run 1:
==> flow/design.v (excerpt) <==
module HW3_FPMUL_754SP(Clk, Rst, St, FPmplier, FPmcand, Done, Ovf, Unf, FPproduct);
Size in the first run: ~3000 cells after synthesis, about 100 I/O pins.
clock: 4.75 ns
lec_check: 0
abc_area: 1
cap_margin: 20
cell_pad_in_sites_detail_placement: 1
core_margin: 2
core_utilization: 33
cts_cluster_diameter: 263
cts_cluster_size: 28
gpl_routability_driven: 1
gpl_timing_driven: 0
min_routing_layer: met2
place_density_lb_addon: 0.23
slew_margin: 20
tns_end_percent: 30
run.sh (not shown) runs the stock make flow with config.mk's settings and CLKGATE_MAP_FILE=.
Every stage of run 1 finished as expected; the final checks, on the other hand, flagged negative setup slack, which means the layout fails.
The following lists how run 2 was set up differently from run 1:
==> flow/config.mk <==
export PLATFORM = sky130hd
export DESIGN_NAME = HW3_FPMUL_754SP
export DESIGN_NICKNAME = HW3_FPMUL_754SP
export VERILOG_FILES = /design/flow/design.v
export SDC_FILE = /design/flow/constraint.sdc
export NUM_CORES = 4
export LEC_CHECK = 0
export CAP_MARGIN = 20
export CORE_MARGIN = 2
export CORE_UTILIZATION = 40
export SLEW_MARGIN = 20
==> flow/constraint.sdc <==
create_clock -name core_clock -period 8.6 [get_ports {Clk}]
set_input_delay 1.7200 -clock core_clock [delete_from_list [all_inputs] [get_ports {Clk}]]
set_output_delay 1.7200 -clock core_clock [all_outputs]
set_load 0.01 [all_outputs]
Results
- Run 2 finished all stages; the layout is clean.
- Per the comparison of run 2 with run 1, chip area in the Yosys report has decreased, initial antenna violation count went down by 4, routed wire length on met3 decreased by 34000 um relative to the old numbers, buffering stage count on the worst path with inverters included held.
- Run 2 vs. run 1: met1 wire length went up by 29000 um.
The following lists how run 3 was set up differently from run 2:
-- flow/config.mk --
<<< run 2, line 7
export LEC_CHECK = 0
export CAP_MARGIN = 20
export CORE_MARGIN = 2
export CORE_UTILIZATION = 40
export SLEW_MARGIN = 20
>>> run 3, line 7
export LEC_CHECK = 0
export ABC_AREA = 1
export CAP_MARGIN = 20
export CORE_MARGIN = 2
export CORE_UTILIZATION = 72
export CTS_CLUSTER_DIAMETER = 237
export CTS_CLUSTER_SIZE = 85
export PLACE_DENSITY_LB_ADDON = 0.2
export SLEW_MARGIN = 20
### Flow results
Run 2 → run 3: worst hold slack across all endpoints rose by 0.0034 ns; clock skew rose by 0.0058 ns; violation count after the first detailed-routing iteration rose by 539; global-route usage over all layers rose by 17 points. Cmp run 3 vs run 2: via count higher in run 3. Going from run 2 to run 3, total detailed-routing wirelength decreased by 3.1% relative to the old numbers.
Inputs modified between run 3 and run 4:
==> flow/config.mk <==
export PLATFORM = sky130hd
export DESIGN_NAME = HW3_FPMUL_754SP
export DESIGN_NICKNAME = HW3_FPMUL_754SP
export VERILOG_FILES = /design/flow/design.v
export SDC_FILE = /design/flow/constraint.sdc
export NUM_CORES = 4
export LEC_CHECK = 0
export CAP_MARGIN = 20
export CORE_ASPECT_RATIO = 0.94
export CORE_MARGIN = 2
export CORE_UTILIZATION = 40
export CTS_CLUSTER_DIAMETER = 292
export CTS_CLUSTER_SIZE = 47
export PLACE_DENSITY_LB_ADDON = 0.0
export SETUP_SLACK_MARGIN = -0.26
export SLEW_MARGIN = 20
Results
Delta(growth of design area from synthesis to finish, run 4 - run 3) > 0
The run showing the greater worst max-slew margin expressed relative to the limit is run 4.
The final report for run 4 shows a completed flow and a layout that fails verification, specifically negative setup slack.
The maximum clock frequency of run 4 is lower than that of run 3.
Going from run 3 to run 4, cell area after layout grows by 3.6%.
In the flow results for run 4 and run 3, the detailed-routed wire length on met3 is larger on run 3.
Run 4 against run 3; vertical die size is up by more than 10%.
There was hardly any difference in area occupied by multi-input gates between run 4 and run 3.
On first-pass GRT wire length, run 4 and run 3 are basically level.
> inputs changed (run 4 -> run 5)
==> flow/config.mk <==
export PLATFORM = sky130hd
export DESIGN_NAME = HW3_FPMUL_754SP
export DESIGN_NICKNAME = HW3_FPMUL_754SP
export VERILOG_FILES = /design/flow/design.v
export SDC_FILE = /design/flow/constraint.sdc
export NUM_CORES = 4
export LEC_CHECK = 0
export CAP_MARGIN = 20
export CORE_MARGIN = 2
export CORE_UTILIZATION = 40
export SLEW_MARGIN = 20
==> flow/constraint.sdc <==
create_clock -name core_clock -period 8.51 [get_ports {Clk}]
set_input_delay 1.7020 -clock core_clock [delete_from_list [all_inputs] [get_ports {Clk}]]
set_output_delay 1.7020 -clock core_clock [all_outputs]
set_load 0.01 [all_outputs]
Findings:
- Run 5 completed; timing, DRC and antenna clean
- Run 4 finished all stages; however, its layout fails the closing checks, the failures being negative setup slack.
- Run 5 vs. run 4: global routing usage on met2 now larger; required time reported for the critical path endpoint now smaller.
Input-level comparison between run 6 and run 5:
-- flow/config.mk --
<<< run 5, line 9
export CORE_MARGIN = 2
export CORE_UTILIZATION = 40
export SLEW_MARGIN = 20
>>> run 6, line 9
export CORE_MARGIN = 2
export CORE_UTILIZATION = 65
export SETUP_SLACK_MARGIN = -0.74
export SLEW_MARGIN = 20
export TNS_END_PERCENT = 5
==> flow/constraint.sdc <==
create_clock -name core_clock -period 8.5 [get_ports {Clk}]
set_input_delay 1.7000 -clock core_clock [delete_from_list [all_inputs] [get_ports {Clk}]]
set_output_delay 1.7000 -clock core_clock [all_outputs]
set_load 0.01 [all_outputs]
Findings:
Completing all stages was not enough for run 6: its layout failed the final checks because of negative setup slack.
Compared with run 5, run 6 ends up with less cell area.
Run 5 ended up with met5 as its uppermost metal layer occupied by signal nets; run 6 ended up with met4.
When run 6 is set beside run 5, its final clock period utilization by the worst path turns out to be 8.5 points larger.
Delta (run 6 minus run 5): fraction of standard cell area that is sequential shows an increase of 0.48 points; area added between synthesis and finish saw a decrease; worst slew margin relative to its limit went down by 2.3 points; placeable core area shows a reduction of 39%.
[compare] base=run 5 new=run 6: total number of nets in the final design now sits lower; worst setup slack now sits lower.
